==> v13 <==
==> flow/design.v <==
module matrix_mul(
    input wire clk,
    input wire reset,
    input wire start,
    input wire [8:0][7:0] matrix_a,
    input wire [8:0][7:0] matrix_b,
    output reg [8:0][15:0] result,
    output reg done
);
reg [3:0] state;
reg [3:0] i, j, k;
reg [15:0] sum;
localparam IDLE = 4'd0, MULTIPLY = 4'd1, DONE = 4'd2;
always @(posedge clk or posedge reset) begin
    if (reset) begin
        state <= IDLE;
        done <= 0;
        i <= 0;
        j <= 0;
        k <= 0;
        sum <= 0;
    end else begin
        case (state)
            IDLE: begin
                if (start) begin
                    state <= MULTIPLY;
                    i <= 0;
                    j <= 0;
                    k <= 0;
                    sum <= 0;
                    done <= 0;
                end
            end
            MULTIPLY: begin
                if (k == 3) begin
                    result[i*3 + j] <= sum;
                    sum <= 0;
                    k <= 0;
                    if (j == 2) begin
                        j <= 0;
                        if (i == 2) begin
                            state <= DONE;
                        end else begin
                            i <= i + 1;
                        end
                    end else begin
                        j <= j + 1;
                    end
                end else begin
                    sum <= sum + matrix_a[i*3 + k] * matrix_b[k*3 + j];
                    k <= k + 1;
                end
            end
            DONE: begin
                done <= 1;
                state <= IDLE;
            end
        endcase
    end
end
endmodule
==> flow/run.sh <==
#!/bin/bash
# the make line also repeats each setting of config.mk as NAME=value (left out here)
make -C /OpenROAD-flow-scripts/flow DESIGN_CONFIG=/design/flow/config.mk WORK_HOME=/design/flow/orfs CLKGATE_MAP_FILE= finish
==> flow/config.mk <==
export PLATFORM = sky130hd
export DESIGN_NAME = matrix_mul
export DESIGN_NICKNAME = matrix_mul
export VERILOG_FILES = /design/flow/design.v
export SDC_FILE = /design/flow/constraint.sdc
export NUM_CORES = 4
export LEC_CHECK = 0
export ABC_AREA = 1
export CAP_MARGIN = 20
export CORE_ASPECT_RATIO = 0.69
export CORE_MARGIN = 2
export CORE_UTILIZATION = 72
export CTS_CLUSTER_DIAMETER = 393
export CTS_CLUSTER_SIZE = 98
export PLACE_DENSITY = 0.6
export SLEW_MARGIN = 20
==> flow/constraint.sdc <==
create_clock -name core_clock -period 6.9 [get_ports {clk}]
set_input_delay 1.3800 -clock core_clock [delete_from_list [all_inputs] [get_ports {clk}]]
set_output_delay 1.3800 -clock core_clock [all_outputs]
set_load 0.01 [all_outputs]
==> v29: changes against v13 <==
ABC_AREA = unset   (was 1)
CORE_ASPECT_RATIO = unset   (was 0.69)
CORE_UTILIZATION = 68   (was 72)
CTS_CLUSTER_DIAMETER = 180   (was 393)
CTS_CLUSTER_SIZE = 37   (was 98)
TNS_END_PERCENT = 5   (was unset)
==> flow/constraint.sdc (replaced) <==
create_clock -name core_clock -period 6.76 [get_ports {clk}]
set_input_delay 1.3520 -clock core_clock [delete_from_list [all_inputs] [get_ports {clk}]]
set_output_delay 1.3520 -clock core_clock [all_outputs]
set_load 0.01 [all_outputs]
==> notes <==
- Between v13 and v29, the lower area after synthesis is in v29 (gap about 4.4%, measured against v29).
- Of v29 and v13, v29 has the higher die size (gap about 1.3%, measured against v13).
- v29 completed, yet does not pass: setup timing. v13 died in 5_1_grt.
- Against v29, the synthesized cell count of v13 is larger by 51%.

==> inputs of run P <==
// matrix_mul: RTL as listed in full above, without the edits since
make LEC_CHECK=0 CAP_MARGIN=20 CORE_MARGIN=2 CORE_UTILIZATION=59 CTS_CLUSTER_SIZE=87 SETUP_SLACK_MARGIN=1.15 SLEW_MARGIN=20 TNS_END_PERCENT=5 finish   # period 4.39 ns
run.sh (not shown) runs the stock make flow with config.mk's settings and CLKGATE_MAP_FILE=.
==> run A (differences from run P) <==
Settings changed: CORE_UTILIZATION 59 to 60, CTS_CLUSTER_SIZE 87 to not set, PLACE_DENSITY set to 0.6, SETUP_SLACK_MARGIN 1.15 to not set, TNS_END_PERCENT 5 to not set.
==> flow/constraint.sdc (replaced) <==
create_clock -name core_clock -period 5.71 [get_ports {clk}]
set_input_delay 1.1420 -clock core_clock [delete_from_list [all_inputs] [get_ports {clk}]]
set_output_delay 1.1420 -clock core_clock [all_outputs]
set_load 0.01 [all_outputs]
==> run H (differences from run P) <==
Settings changed: CORE_UTILIZATION 59 to 40, CTS_CLUSTER_SIZE 87 to not set, PLACE_DENSITY set to 0.6, SETUP_SLACK_MARGIN 1.15 to not set, TNS_END_PERCENT 5 to not set.
==> flow/constraint.sdc (replaced) <==
create_clock -name core_clock -period 10.0 [get_ports {clk}]
set_input_delay 2.0000 -clock core_clock [delete_from_list [all_inputs] [get_ports {clk}]]
set_output_delay 2.0000 -clock core_clock [all_outputs]
set_load 0.01 [all_outputs]
==> impl_metrics.json <==
{
  "nets": 1638,
  "use_met3_pct": 5.28,
  "dp_cells": 1598,
  "rr_worst_depth": 27,
  "status": "finished with violations",
  "finalSetupViolations": 10,
  "comb_area_share_pct": 39.8,
  "layout_setup_ws_ns": -0.968,
  "failed_layout_checks": "negative setup slack"
}
That was run A.
==> impl_metrics.json <==
{
  "post-dp-hpwl_mm": 25.7,
  "nets": 1658,
  "maxSlewViolCount": 0,
  "rr_worst_depth": 26,
  "use_met3_pct": 7.87,
  "status": "finished with violations",
  "seq-cell-share_pct": 28.2,
  "failed_layout_checks": "negative setup slack",
  "comb_area_share_pct": 40.3,
  "dp_cells": 1609,
  "layout_setup_ws_ns": -2.61,
  "finalSetupViolations": 14,
  "cp.depth": 26,
  "h-tree-depth": 4,
  "r2r-start": "i[0]",
  "simple_gate_area_share_pct": 8.12,
  "gp_congestion": 0.942
}
That was run P.
==> impl_metrics.json <==
{
  "yosys.area_share.xor_xnor_pct": 1.78,
  "layout_setup_ws_ns": 2.24,
  "ys.flop_type": "edfxtp_1",
  "postSynthSeqShare_pct": 42.0,
  "comb_area_share_pct": 40.5,
  "simple_gate_area_share_pct": 8.12,
  "drt_wl_total_mm": 31.4,
  "finalSetupViolations": 0,
  "status": "complete, no violations",
  "ctsHoldBuffers": 0,
  "dp_cells": 1602,
  "nets": 1498
}
That was run H.

==> amber <==
Starts from the design.v that is shown in full above.
clock: 4.39 ns
lec_check: 0
cap_margin: 20
core_margin: 2
core_utilization: 59
setup_slack_margin: -0.35
slew_margin: 20
tns_end_percent: 5
==> sierra: changes against amber <==
--- a/flow/config.mk
+++ b/flow/config.mk
@@ -7,7 +7,10 @@
 export LEC_CHECK = 0
+export ABC_AREA = 1
 export CAP_MARGIN = 20
 export CORE_MARGIN = 2
-export CORE_UTILIZATION = 59
-export SETUP_SLACK_MARGIN = -0.35
+export CORE_UTILIZATION = 69
+export CTS_CLUSTER_DIAMETER = 241
+export CTS_CLUSTER_SIZE = 98
+export PLACE_DENSITY = 0.39
 export SLEW_MARGIN = 20
-export TNS_END_PERCENT = 5
+export TNS_END_PERCENT = 10
==> flow/constraint.sdc (replaced) <==
create_clock -name core_clock -period 4.79 [get_ports {clk}]
set_input_delay 0.9580 -clock core_clock [delete_from_list [all_inputs] [get_ports {clk}]]
set_output_delay 0.9580 -clock core_clock [all_outputs]
set_load 0.01 [all_outputs]
==> delta: changes against amber <==
--- a/flow/config.mk
+++ b/flow/config.mk
@@ -10,3 +10,4 @@
 export CORE_UTILIZATION = 59
-export SETUP_SLACK_MARGIN = -0.35
+export CTS_CLUSTER_SIZE = 89
+export SETUP_SLACK_MARGIN = 1.15
 export SLEW_MARGIN = 20
==> qor summary <==
Outcome: sierra aborted with a tool error; delta complete, but fails checks; amber complete, but fails checks
Failing step: sierra clock tree synthesis (4_1_cts); delta -; amber -
Reasons for failing layout checks: sierra -; delta negative setup slack; amber negative setup slack
Highest metal layer with signal wires: sierra -; delta met5; amber met4
Final Instance Count excl. Fillers: sierra -; delta 1,676; amber 1,662
Count of inverters other than clock inverters in the layout: sierra -; delta 96; amber 96
Number of endpoints failing setup at the final stage: sierra -; delta 14; amber 24
Critical setup path kind: sierra -; delta reg2reg; amber reg2reg
Non-clock buffering overhead: sierra -; delta 24.3%; amber 24.3%
Crit Reg-Reg Endpoint: sierra -; delta sum[15]$_DFFE_PP0P_; amber sum[15]$_DFFE_PP0P_
Setup crit start kind: sierra -; delta flop; amber flop
Number of buffers inserted by post-CTS setup repair: sierra -; delta 24; amber 10
Grt met1 use: sierra -; delta 43.2%; amber 39.3%
Seq share, synth: sierra 40.2%; delta 42.0%; amber 42.0%
PostCTS Resize Cnt: sierra -; delta 155; amber 32

==> inputs of run K <==
Starts from the design.v that is shown in full above.
==> flow/config.mk <==
export PLATFORM = sky130hd
export DESIGN_NAME = matrix_mul
export DESIGN_NICKNAME = matrix_mul
export VERILOG_FILES = /design/flow/design.v
export SDC_FILE = /design/flow/constraint.sdc
export NUM_CORES = 4
export LEC_CHECK = 0
export CAP_MARGIN = 20
export CORE_MARGIN = 2
export CORE_UTILIZATION = 40
export PLACE_DENSITY = 0.6
export SLEW_MARGIN = 20
==> flow/constraint.sdc <==
create_clock -name core_clock -period 7.91 [get_ports {clk}]
set_input_delay 1.5820 -clock core_clock [delete_from_list [all_inputs] [get_ports {clk}]]
set_output_delay 1.5820 -clock core_clock [all_outputs]
set_load 0.01 [all_outputs]
==> run D (differences from run K) <==
Settings changed: CAP_MARGIN 20 to 0, CELL_PAD_IN_SITES_GLOBAL_PLACEMENT from default to 0, CORE_MARGIN 2 to 8, CTS_CLUSTER_DIAMETER from default to 31, PLACE_DENSITY 0.6 to default, SETUP_SLACK_MARGIN from default to 1.51, SLEW_MARGIN 20 to 15.
==> flow/constraint.sdc (replaced) <==
create_clock -name core_clock -period 10.0 [get_ports {clk}]
set_input_delay 2.0000 -clock core_clock [delete_from_list [all_inputs] [get_ports {clk}]]
set_output_delay 2.0000 -clock core_clock [all_outputs]
set_load 0.01 [all_outputs]
==> impl_metrics.xml <==
<?xml version="1.0" encoding="UTF-8"?>
<metrics>
  <group name="worst_setup_path">
    <metric name="crit_path_max_incr_delay" unit="ns">0.72</metric>
    <metric name="critical_path_fanout_max" unit="">9</metric>
    <metric name="critical_path_arrival" unit="ns">8.20</metric>
    <metric name="worstReg2RegStart" unit="">k[1]</metric>
    <metric name="worstReg2RegEnd" unit="">sum[15]</metric>
  </group>
  <group name="global_routing">
    <metric name="grt_use_met3" unit="">0.0298</metric>
    <metric name="grt.met1_usage" unit="">0.237</metric>
  </group>
  <group name="run">
    <metric name="tool_warnings" unit="">32</metric>
  </group>
  <group name="finish">
    <metric name="comb_area_frac" unit="">0.404</metric>
    <metric name="clock_buffer_count" unit="">18</metric>
    <metric name="final_layout_clock_cell_area_share" unit="">0.0369</metric>
  </group>
  <group name="die">
    <metric name="floorplan.tapcells" unit="">396</metric>
    <metric name="placeableCoreArea" unit="sq mm">0.0303</metric>
  </group>
  <group name="drt">
    <metric name="detail_route.vias_per_cell" unit="">5.18</metric>
    <metric name="met3_length" unit="mm">1.56</metric>
  </group>
  <group name="sta">
    <metric name="fin_hold_ws" unit="ns">0.504</metric>
  </group>
  <group name="outcome">
    <metric name="run_status" unit="">finished clean</metric>
  </group>
  <group name="placed_design">
    <metric name="gp_routability_congestion" unit="">0.921</metric>
  </group>
</metrics>
That was run D.
==> impl_metrics.xml <==
<?xml version="1.0" encoding="UTF-8"?>
<metrics>
  <group name="die">
    <metric name="floorplan.tapcells" unit="">390</metric>
  </group>
  <group name="drt">
    <metric name="met3_length" unit="mm">1.31</metric>
  </group>
  <group name="finish">
    <metric name="comb_area_frac" unit="">0.403</metric>
    <metric name="final_layout_clock_cell_area_share" unit="">0.0379</metric>
  </group>
  <group name="worst_setup_path">
    <metric name="crit_path_max_incr_delay" unit="ns">0.51</metric>
    <metric name="worstReg2RegEnd" unit="">sum[14]</metric>
    <metric name="critical_path_arrival" unit="ns">7.67</metric>
    <metric name="worstReg2RegStart" unit="">k[0]</metric>
    <metric name="critical_path_fanout_max" unit="">8</metric>
  </group>
  <group name="run">
    <metric name="tool_warnings" unit="">34</metric>
  </group>
  <group name="global_routing">
    <metric name="grt_use_met3" unit="">0.0335</metric>
  </group>
  <group name="outcome">
    <metric name="run_status" unit="">finished clean</metric>
  </group>
  <group name="sta">
    <metric name="fin_hold_ws" unit="ns">0.505</metric>
  </group>
  <group name="placed_design">
    <metric name="gp_routability_congestion" unit="">0.887</metric>
  </group>
</metrics>
That was run K.

==> inputs of 05-19 <==
RTL: the design.v shown in full above, as it stands there.
clock: 4.44 ns
lec_check: 0
cap_margin: 20
cell_pad_in_sites_global_placement: 0
core_aspect_ratio: 0.5
core_margin: 2
core_utilization: 32
gpl_timing_driven: 0
max_routing_layer: met5
place_density: 0.41
setup_slack_margin: 1.09
slew_margin: 20
==> 08-22: changes against 05-19 <==
Settings changed: CELL_PAD_IN_SITES_GLOBAL_PLACEMENT 0 to default, CORE_ASPECT_RATIO 0.5 to default, CORE_UTILIZATION 32 to 59, GPL_TIMING_DRIVEN 0 to default, MAX_ROUTING_LAYER met5 to default, PLACE_DENSITY 0.41 to default, SETUP_SLACK_MARGIN 1.09 to default.
==> flow/constraint.sdc (replaced) <==
create_clock -name core_clock -period 4.39 [get_ports {clk}]
set_input_delay 0.8780 -clock core_clock [delete_from_list [all_inputs] [get_ports {clk}]]
set_output_delay 0.8780 -clock core_clock [all_outputs]
set_load 0.01 [all_outputs]
==> 09-28: changes against 05-19 <==
Settings changed: CORE_UTILIZATION 32 to 61, GPL_TIMING_DRIVEN 0 to 1, PLACE_DENSITY 0.41 to 0.56, SETUP_SLACK_MARGIN 1.09 to -0.34, TNS_END_PERCENT from default to 5.
==> flow/constraint.sdc (replaced) <==
create_clock -name core_clock -period 4.39 [get_ports {clk}]
set_input_delay 0.8780 -clock core_clock [delete_from_list [all_inputs] [get_ports {clk}]]
set_output_delay 0.8780 -clock core_clock [all_outputs]
set_load 0.01 [all_outputs]
==> 11-20: changes against 05-19 <==
Settings changed: CELL_PAD_IN_SITES_DETAIL_PLACEMENT from default to 2, CORE_MARGIN 2 to 7, CORE_UTILIZATION 32 to 20, HOLD_SLACK_MARGIN from default to 0.17, PLACE_DENSITY 0.41 to default, PLACE_DENSITY_LB_ADDON from default to 0.28, SLEW_MARGIN 20 to 10.
==> notes <==
- 05-19 ran to the end with violations: setup timing. 11-20 completed, yet does not pass: setup timing. 09-28 produced a layout that fails on setup timing. 08-22 finished with setup timing left.
- In count of clock-buffer cells in the layout, 08-22 and 11-20 do not differ.
- Routed wire length: 09-28 > 11-20 > 08-22 > 05-19.
- Maximum frequency, highest first: 08-22, 05-19, 11-20, 09-28.
- First-iteration DRC count, highest first: 09-28, 08-22, 05-19, 11-20.
- Clock skew: 09-28 > 11-20 > 08-22 > 05-19.
- Area after synthesis is the same in 05-19 and 08-22.
- The highest die area belongs to 11-20, the lowest to 09-28.
- Via count: 08-22 is larger than 11-20 (about 4%).

==> trial 72: inputs <==
Starts from the design.v that is shown in full above.
clock: 5.94 ns
lec_check: 0
cap_margin: 20
cell_pad_in_sites_global_placement: 0
core_aspect_ratio: 0.86
core_margin: 2
core_utilization: 56
gpl_timing_driven: 1
max_routing_layer: met5
place_density: 0.41
slew_margin: 20
==> build 67: changes against trial 72 <==
==> flow/config.mk (replaced) <==
export PLATFORM = sky130hd
export DESIGN_NAME = matrix_mul
export DESIGN_NICKNAME = matrix_mul
export VERILOG_FILES = /design/flow/design.v
export SDC_FILE = /design/flow/constraint.sdc
export NUM_CORES = 4
export LEC_CHECK = 0
export ABC_AREA = 1
export CAP_MARGIN = 20
export CELL_PAD_IN_SITES_GLOBAL_PLACEMENT = 0
export CORE_ASPECT_RATIO = 0.5
export CORE_MARGIN = 2
export CORE_UTILIZATION = 49
export CTS_CLUSTER_DIAMETER = 336
export CTS_CLUSTER_SIZE = 71
export GPL_TIMING_DRIVEN = 1
export MAX_ROUTING_LAYER = met5
export PLACE_DENSITY = 0.41
export SETUP_SLACK_MARGIN = -0.1
export SLEW_MARGIN = 20
export TNS_END_PERCENT = 5
==> flow/constraint.sdc (replaced) <==
create_clock -name core_clock -period 4.44 [get_ports {clk}]
set_input_delay 0.8880 -clock core_clock [delete_from_list [all_inputs] [get_ports {clk}]]
set_output_delay 0.8880 -clock core_clock [all_outputs]
set_load 0.01 [all_outputs]
==> build 9: changes against trial 72 <==
--- a/flow/config.mk
+++ b/flow/config.mk
@@ -7,10 +7,14 @@
 export LEC_CHECK = 0
 export CAP_MARGIN = 20
 export CELL_PAD_IN_SITES_GLOBAL_PLACEMENT = 0
-export CORE_ASPECT_RATIO = 0.86
+export CORE_ASPECT_RATIO = 1.9
 export CORE_MARGIN = 2
-export CORE_UTILIZATION = 56
+export CORE_UTILIZATION = 45
+export CTS_CLUSTER_DIAMETER = 336
+export CTS_CLUSTER_SIZE = 71
 export GPL_TIMING_DRIVEN = 1
 export MAX_ROUTING_LAYER = met5
 export PLACE_DENSITY = 0.41
+export SETUP_SLACK_MARGIN = 0.72
 export SLEW_MARGIN = 20
+export TNS_END_PERCENT = 5
==> flow/constraint.sdc (replaced) <==
create_clock -name core_clock -period 4.44 [get_ports {clk}]
set_input_delay 0.8880 -clock core_clock [delete_from_list [all_inputs] [get_ports {clk}]]
set_output_delay 0.8880 -clock core_clock [all_outputs]
set_load 0.01 [all_outputs]
==> notes <==
Via count: build 67 > trial 72 > build 9. Worst setup slack, lowest first: build 9, build 67, trial 72. In trial 72 the non-clock buffer count is lower than in build 67, by 1. Clock-buffer cell count is the same in build 67 and build 9. Build 9 finished but failed the layout checks on negative setup slack. Build 67 produced a layout that fails on negative setup slack. Trial 72 reached the layout checks and failed them: negative setup slack. Flip-flop count is the same in build 67 and build 9. Cell area: trial 72 < build 9 < build 67. The lowest worst hold slack belongs to build 67, the highest to build 9. Of build 67 and trial 72, build 67 has the higher synthesized area (gap about 4.4%, measured against trial 72).
